Design breakout, start of the top module:
module breakout(
    input logic clk,
    input logic right,
    input logic left,
    input logic reset,
    output logic [2:0] red,
    output logic [2:0] green,
    output logic [2:0] blue,
    output logic hsync,
    output logic vsync
    );
export LEC_CHECK = 0
export ABC_AREA = 1
export CAP_MARGIN = 0
export CORE_MARGIN = 2
export CORE_UTILIZATION = 72
export CTS_CLUSTER_DIAMETER = 343
export CTS_CLUSTER_SIZE = 100
export GPL_ROUTABILITY_DRIVEN = 0
export PLACE_DENSITY_LB_ADDON = 0.07
export SETUP_SLACK_MARGIN = 1.04
export SLEW_MARGIN = 20
export TNS_END_PERCENT = 60
create_clock -name core_clock -period 3.6 [get_ports {clk}]
run.sh (not shown) runs the stock make flow with config.mk's settings and CLKGATE_MAP_FILE=.
The starting point completed, yet does not pass: setup timing.
Next try:
- CAP_MARGIN: 0 -> 15
- CTS_CLUSTER_DIAMETER: 343 -> default
- CTS_CLUSTER_SIZE: 100 -> default
- PLACE_DENSITY_LB_ADDON: 0.07 -> 0.02
- SETUP_SLACK_MARGIN: 1.04 -> default
- SLEW_MARGIN: 20 -> 25
- TNS_END_PERCENT: 60 -> default
- clock period: 3.6 -> 3.61 ns (I/O delays scaled with it)
The changed run reached the layout checks and failed them: setup timing. Via count went down by a few percent. Die size is unchanged. Cell area went down by a few percent. Final cell count barely changes. Sequential power hardly moves.
Next try:
- ABC_AREA: 1 -> default
- CAP_MARGIN: 15 -> 20
- CORE_UTILIZATION: 72 -> 40
- GPL_ROUTABILITY_DRIVEN: 0 -> default
- PLACE_DENSITY_LB_ADDON: 0.02 -> default
- SLEW_MARGIN: 25 -> 20
- clock period: 3.61 -> 8.0 ns (I/O delays scaled with it)
What happened: The changed run ran to the end with no violations. Clock power drops by 52%. Hold slack gains 0.0065 ns. Global-route usage fell by 22 points. Power decreases by 56%. Worst setup slack gets better by 2.1 ns. Wire length is lower by 28%. Critical path depth went down by 5. Non-clock buffer count shrinks by 125. Combinational power shrinks by 69%.
Next try:
- ABC_AREA: default -> 1
- CELL_PAD_IN_SITES_DETAIL_PLACEMENT: default -> 1
- CORE_MARGIN: 2 -> 7
- CORE_UTILIZATION: 40 -> 47
- CTS_CLUSTER_DIAMETER: default -> 248
- CTS_CLUSTER_SIZE: default -> 98
- HOLD_SLACK_MARGIN: default -> 0.29
- PLACE_DENSITY: default -> 0.4
- TNS_END_PERCENT: default -> 10
Result: Final area rises by 10%; power falls by about 1.5%; hold slack gets worse by 0.0074 ns.
Next try:
- ABC_AREA: 1 -> default
- CELL_PAD_IN_SITES_DETAIL_PLACEMENT: 1 -> default
- CORE_MARGIN: 7 -> 2
- CORE_UTILIZATION: 47 -> 59
- CTS_CLUSTER_DIAMETER: 248 -> 259
- CTS_CLUSTER_SIZE: 98 -> 100
- HOLD_SLACK_MARGIN: 0.29 -> default
- PLACE_DENSITY: 0.4 -> default
Result:
- synthesized cell count drops by 30%
- register-to-register slack gets better by 0.61 ns
- worst setup slack gets worse by 0.21 ns
- via count drops by 26%
- synthesized area drops by 10%
- non-clock buffer count drops by 3
- clock power climbs by 4.4%
- cell count drops by 31%
- total power climbs by 1.5%
- clock skew drops by 0.0049 ns
Next try:
- ABC_AREA: default -> 1
- CORE_UTILIZATION: 59 -> 40
- CTS_CLUSTER_DIAMETER: 259 -> 291
- CTS_CLUSTER_SIZE: 100 -> default
- MAX_ROUTING_LAYER: default -> met4
- TNS_END_PERCENT: 10 -> default
Outcome: Total power goes up by 2.0%. Final cell count goes up by about 50%. Setup slack gets better by 0.17 ns. Clock power goes up by 4.5%.

---

breakout again, from the RTL that the note above started with.
Design breakout, start of the top module:
module breakout(
    input logic clk,
    input logic right,
    input logic left,
    input logic reset,
    output logic [2:0] red,
    output logic [2:0] green,
    output logic [2:0] blue,
    output logic hsync,
    output logic vsync
    );
logic [9:0] xpos;
logic [9:0] ypos;
vga signal_generator_inst(clk, reset, hsync, vsync, xpos, ypos);
game game_inst(clk, xpos, ypos, right, left, reset, red, green, blue);                                                                  
endmodule
export LEC_CHECK = 0
export ABC_AREA = 1
export CAP_MARGIN = 20
export CORE_MARGIN = 2
export CORE_UTILIZATION = 71
export CTS_CLUSTER_DIAMETER = 350
export MIN_ROUTING_LAYER = met1
export PLACE_DENSITY_LB_ADDON = 0.07
export SLEW_MARGIN = 20
export TNS_END_PERCENT = 35
create_clock -name core_clock -period 3.9 [get_ports {clk}]
The first run produced a layout that fails on setup timing.
==> next run, changes <==
CORE_UTILIZATION = 67   (was 71)
CTS_CLUSTER_DIAMETER = not set   (was 350)
MIN_ROUTING_LAYER = not set   (was met1)
PLACE_DENSITY_LB_ADDON = not set   (was 0.07)
TNS_END_PERCENT = not set   (was 35)
clock period = 5.17 ns   (was 3.9 ns; I/O delays follow)
The changed run completed without violations.
Wire length falls by 12%.
First-iteration DRC count decreases by 36%.
Count of clock-buffer cells in the layout does not change.
Sequential share of layout area goes up by 1.7 points.
Critical path depth came out higher by 1.
Die size grows by 5.8%.
==> next run, changes <==
CORE_UTILIZATION = 65   (was 67)
clock period = 4.68 ns   (was 5.17 ns; I/O delays follow)
=> Global-route usage falls by 0.14 points. Utilization came out lower by 1.9 points. Synthesized area stays the same. Register-to-register slack is worse by 0.20 ns. Critical path depth does not change. Final area climbs by about 0.9%.
==> next run, changes <==
clock period = 4.7 ns   (was 4.68 ns; I/O delays follow)
Result:
- The new run ran to the end with no violations
- combinational power hardly moves
- sequential cell count is unchanged
- clock skew is about the same
- final cell count hardly moves
- sequential power stays flat
- utilization rises by 0.11 points
- wire length rises slightly
- synthesized cell count is unchanged
- via count rises slightly
- total power falls by a few percent
- global-route usage falls by 0.33 points

---

## lane 1
breakout again, from the RTL that the note above started with.
clock: 8.0 ns
lec_check: 0
abc_area: 1
cap_margin: 20
core_margin: 2
core_utilization: 59
cts_cluster_diameter: 188
cts_cluster_size: 100
setup_slack_margin: 1.94
slew_margin: 20
tns_end_percent: 10
The inputs of lane 2 differ from those of lane 1 as listed below.
- MAX_ROUTING_LAYER now met4, previously not set
- HOLD_SLACK_MARGIN now 0.23, previously not set
- CORE_UTILIZATION now 40, was 59
- CTS_CLUSTER_DIAMETER now 291, was 188
- CTS_CLUSTER_SIZE no longer set, was 100
- GPL_ROUTABILITY_DRIVEN now 0, previously not set
- TNS_END_PERCENT no longer set, was 10
- CELL_PAD_IN_SITES_DETAIL_PLACEMENT now 1, previously not set
- SETUP_SLACK_MARGIN no longer set, was 1.94
### Flow results
Lane 1 -> lane 2: wire length increased by more than 10%
Looking at maximum clock frequency, lane 2 sits 11 MHz below lane 1.
Summary of lane 2 over lane 1: final HPWL from detailed placement grew by about 15%; multi-input logic portion of the cell area decreased by 1.2 points relative to the old numbers; slew at the pin closest to its max-slew limit decreased by 0.084 ns relative to the old numbers.
The flow did not stop early for lane 1: all stages ran, and the layout cleared the timing, DRC and antenna checks.
Lane 2 has completed all stages; timing, DRC and antenna checks passed.
Reported for lane 1 and lane 2, total I/O pin count turned out identical to the last digit.
Net load switching power, lane 2 vs lane 1: up by a little under 10%
Changes in lane 3 relative to lane 2:
- a deleted CTS_CLUSTER_DIAMETER that had been 291
- a deleted CELL_PAD_IN_SITES_DETAIL_PLACEMENT that had been 1
- a deleted GPL_ROUTABILITY_DRIVEN that had been 0
- a deleted HOLD_SLACK_MARGIN that had been 0.23
- a deleted MAX_ROUTING_LAYER that had been met4
- a deleted ABC_AREA that had been 1
- a change of the clock period (ns, I/O delays scaled along) from 8.0 to 6.49
## What came out
- The worst setup path endpoint comes out blue[2] in one run and green[2] in the other, namely in lane 3 and lane 2 respectively.
- Layout buffering overhead excluding clock cells: lane 3 higher than lane 2
- Worst setup slack in lane 3 vs lane 2: down 1.25 ns
- Relative to lane 2, the portion of total power attributed to the clock network of lane 3 is lower by 0.4 points.
- Lane 3 against lane 2: post-synthesis xor/xnor area fraction shows an increase of 2.7 points, area of the synthesized netlist per yosys stat shows a reduction of about 10%.
Inputs modified between lane 3 and lane 4:
- ABC_AREA newly set to 1
- CORE_UTILIZATION changed from 40 to 71
- the clock period (ns, I/O delays scaled along) changed from 6.49 to 6.5
[summary]
Met1 capacity usage during global routing: lane 4 > lane 3. Compared with lane 3, in lane 4 maximum VDD drop higher, routed wire length increased by about 20% relative to the old numbers, stage delay of the slowest cell on the critical path down 0.11 ns, period utilization went down 4.3 points, hold slack fell 0.012 ns. Row switching power total: lane 4 lower / lane 3 higher. Lane 3 -> lane 4: final-layout fill cell count decreased by more than half. Leakage power total for lane 4 is higher than for lane 3.
Changes in lane 5 relative to lane 4:
- CTS_CLUSTER_SIZE: unset -> 97
- SETUP_SLACK_MARGIN: unset -> 0.91
- CORE_UTILIZATION: 71 -> 72
- the clock period (ns, I/O delays scaled along): 6.5 -> 3.79
Results
Lane 4 → lane 5: clock power rose 76%; total half-perimeter wirelength after legalization and detailed placement rose by 1.4 mm; number of buffers inserted to repair setup after CTS up 8; total length of routed met3 wires moved up; switching power share of the total went up.
Lane 5 vs lane 4: cell area power density up by more than half
Lane 5: share of power burned in combinational logic 4.9 points above lane 4
Run comparison: lane 5 critical path capture point green[2]; lane 4 critical path capture point green[1]
Between lane 5 and lane 4, it is lane 5 whose total power is higher, by 1900 uW.
From the logs: lane 5 reached the end of the flow and failed the layout checks with setup timing.

---

build 79:
breakout again, from the RTL that the note above started with.
Design breakout, start of the top module:
module breakout(
    input logic clk,
    input logic right,
    input logic left,
    input logic reset,
    output logic [2:0] red,
    output logic [2:0] green,
    output logic [2:0] blue,
    output logic hsync,
    output logic vsync
    );
logic [9:0] xpos;
logic [9:0] ypos;
vga signal_generator_inst(clk, reset, hsync, vsync, xpos, ypos);
game game_inst(clk, xpos, ypos, right, left, reset, red, green, blue);                                                                  
endmodule
clock: 3.9 ns
lec_check: 0
abc_area: 1
cap_margin: 0
core_margin: 2
core_utilization: 72
cts_cluster_diameter: 350
min_routing_layer: met1
place_density_lb_addon: 0.07
slew_margin: 20
tns_end_percent: 100
Completing all stages was not enough for build 79: its layout failed the final checks because of negative setup slack.
Here is what was changed in the inputs of build 4 compared with build 79.
Settings: TNS_END_PERCENT no longer set, was 100; CTS_CLUSTER_SIZE now 15, previously not set; SLEW_MARGIN now 30, was 20; CTS_CLUSTER_DIAMETER now 343, was 350; MIN_ROUTING_LAYER no longer set, was met1; the clock period (ns, I/O delays scaled along) now 3.6, was 3.9.
To summarise build 4: no stage aborted, but the layout did not pass its checks, failing on negative setup slack.
Compared with build 79, build 4 ends up with more cell area.
A launching instance or port of the critical path of game_inst.ballX[0] is what build 4 shows, while game_inst.a[2] belongs to build 79.
Build 79 has lower global-route met3 utilization than build 4.
Hold slack delta (build 79 -> build 4): insignificant
Sort build 79 and build 4 by via density per instance, ascending, and build 79 comes first.
Diff build 79..build 4 | number of core rows | unchanged
Relative to build 4, the following input files were edited for build 73:
Settings: swapping 15 for 32 in CTS_CLUSTER_SIZE; putting SETUP_SLACK_MARGIN at 1.04 where nothing was set; swapping 30 for 20 in SLEW_MARGIN; putting GPL_ROUTABILITY_DRIVEN at 0 where nothing was set; putting TNS_END_PERCENT at 60 where nothing was set.
## What came out
Final checks on build 73, whose flow otherwise completed, came back failing, citing negative setup slack.
Relative to build 4, final critical delay including setup and external delays has gone down in build 73.
For build 73, the capturing instance or port of the critical path was green[1], unlike build 4, where it was blue[1].
Build 73 ends up with a final tally of setup violations that is 18 lower than in build 4.
Power: build 73 draws more than build 4
Build 73 against build 4: worst setup slack now sits higher, final wirelength -2.2%, design area went up.
[inputs] build 44 vs build 73
Settings: clearing TNS_END_PERCENT, which used to be 60; swapping 0 for 20 in CAP_MARGIN; clearing GPL_ROUTABILITY_DRIVEN, which used to be 0; clearing SETUP_SLACK_MARGIN, which used to be 1.04; clearing CTS_CLUSTER_DIAMETER, which used to be 343; swapping 0.07 for 0.02 in PLACE_DENSITY_LB_ADDON; clearing CTS_CLUSTER_SIZE, which used to be 32; swapping 3.6 for 3.61 in the clock period (ns, I/O delays scaled along).
==> results <==
The runs compared here, build 73 and build 44, all ended either early or with open violations. What the final checks of build 44 revealed, after a flow that finished every stage, was a layout that fails on negative setup slack. Diff build 73 and build 44: met2 wirelength from detailed routing lower in build 44. Going from build 73 to build 44, average detailed-routed wire length per instance down 2.5%; netlist area before placement flat; via count flat. The global-route usage was comparable across build 73 and build 44. Changes observed in build 44 relative to build 73: worst setup margin decreased by 0.14 ns relative to the old numbers; number of fillers in the final layout increased by 9.0% relative to the old numbers; sequential share of layout area increased by 0.31 points relative to the old numbers; total detailed-routing wirelength decreased by 760 microns relative to the old numbers.
## Diff of input files: build 31 against build 44
Settings: setting CTS_CLUSTER_SIZE to 98 for the first time; setting CTS_CLUSTER_DIAMETER to 375 for the first time; removing ABC_AREA (formerly 1); removing PLACE_DENSITY_LB_ADDON (formerly 0.02); changing the clock period (ns, I/O delays scaled along) from 3.61 to 8.83.
## What came out
Number of distinct library cell variants in the gate-level netlist after synthesis (build 31 / build 44): 1.5. For build 31, the cell at the slowest stage of the critical path was a2111oi_0, unlike build 44, where it was ha_1. Changes observed in build 31 relative to build 44: register-to-register slack now sits higher; post-layout worst setup margin now sits higher. Build 31: full flow OK, the timing, DRC and antenna checks passed.
Relative to build 31, the following input files were edited for build 38:
Settings: ABC_AREA newly set to 1; CORE_ASPECT_RATIO newly set to 0.5; TNS_END_PERCENT newly set to 10; the clock period (ns, I/O delays scaled along) changed from 8.83 to 6.36.
Results
Summary of build 38 over build 31: global-route met3 utilization shows an increase of 3.4 points, first-pass GRT wire length moved up, post-route clock period utilization rose by 17 points.
| number of instances in the synthesized netlist | build 38 vs build 31 | 519 higher |
Total number of sequential cells came out exactly the same in build 38 and build 31.
Instance count after placement with tap cells included: lower on build 31
In the tables for build 38 and build 31, routability congestion estimate from global placement reads higher with build 38.
[compare] base=build 31 new=build 38: area added between synthesis and finish shows a reduction of 0.39 points; global-route usage over all layers went up 7.8 points.
When build 38 is measured against build 31, its wire length turns out about 40% higher.
Vias: build 38 above build 31
Power figures rest on the tool's default switching activity, not on a simulated workload.
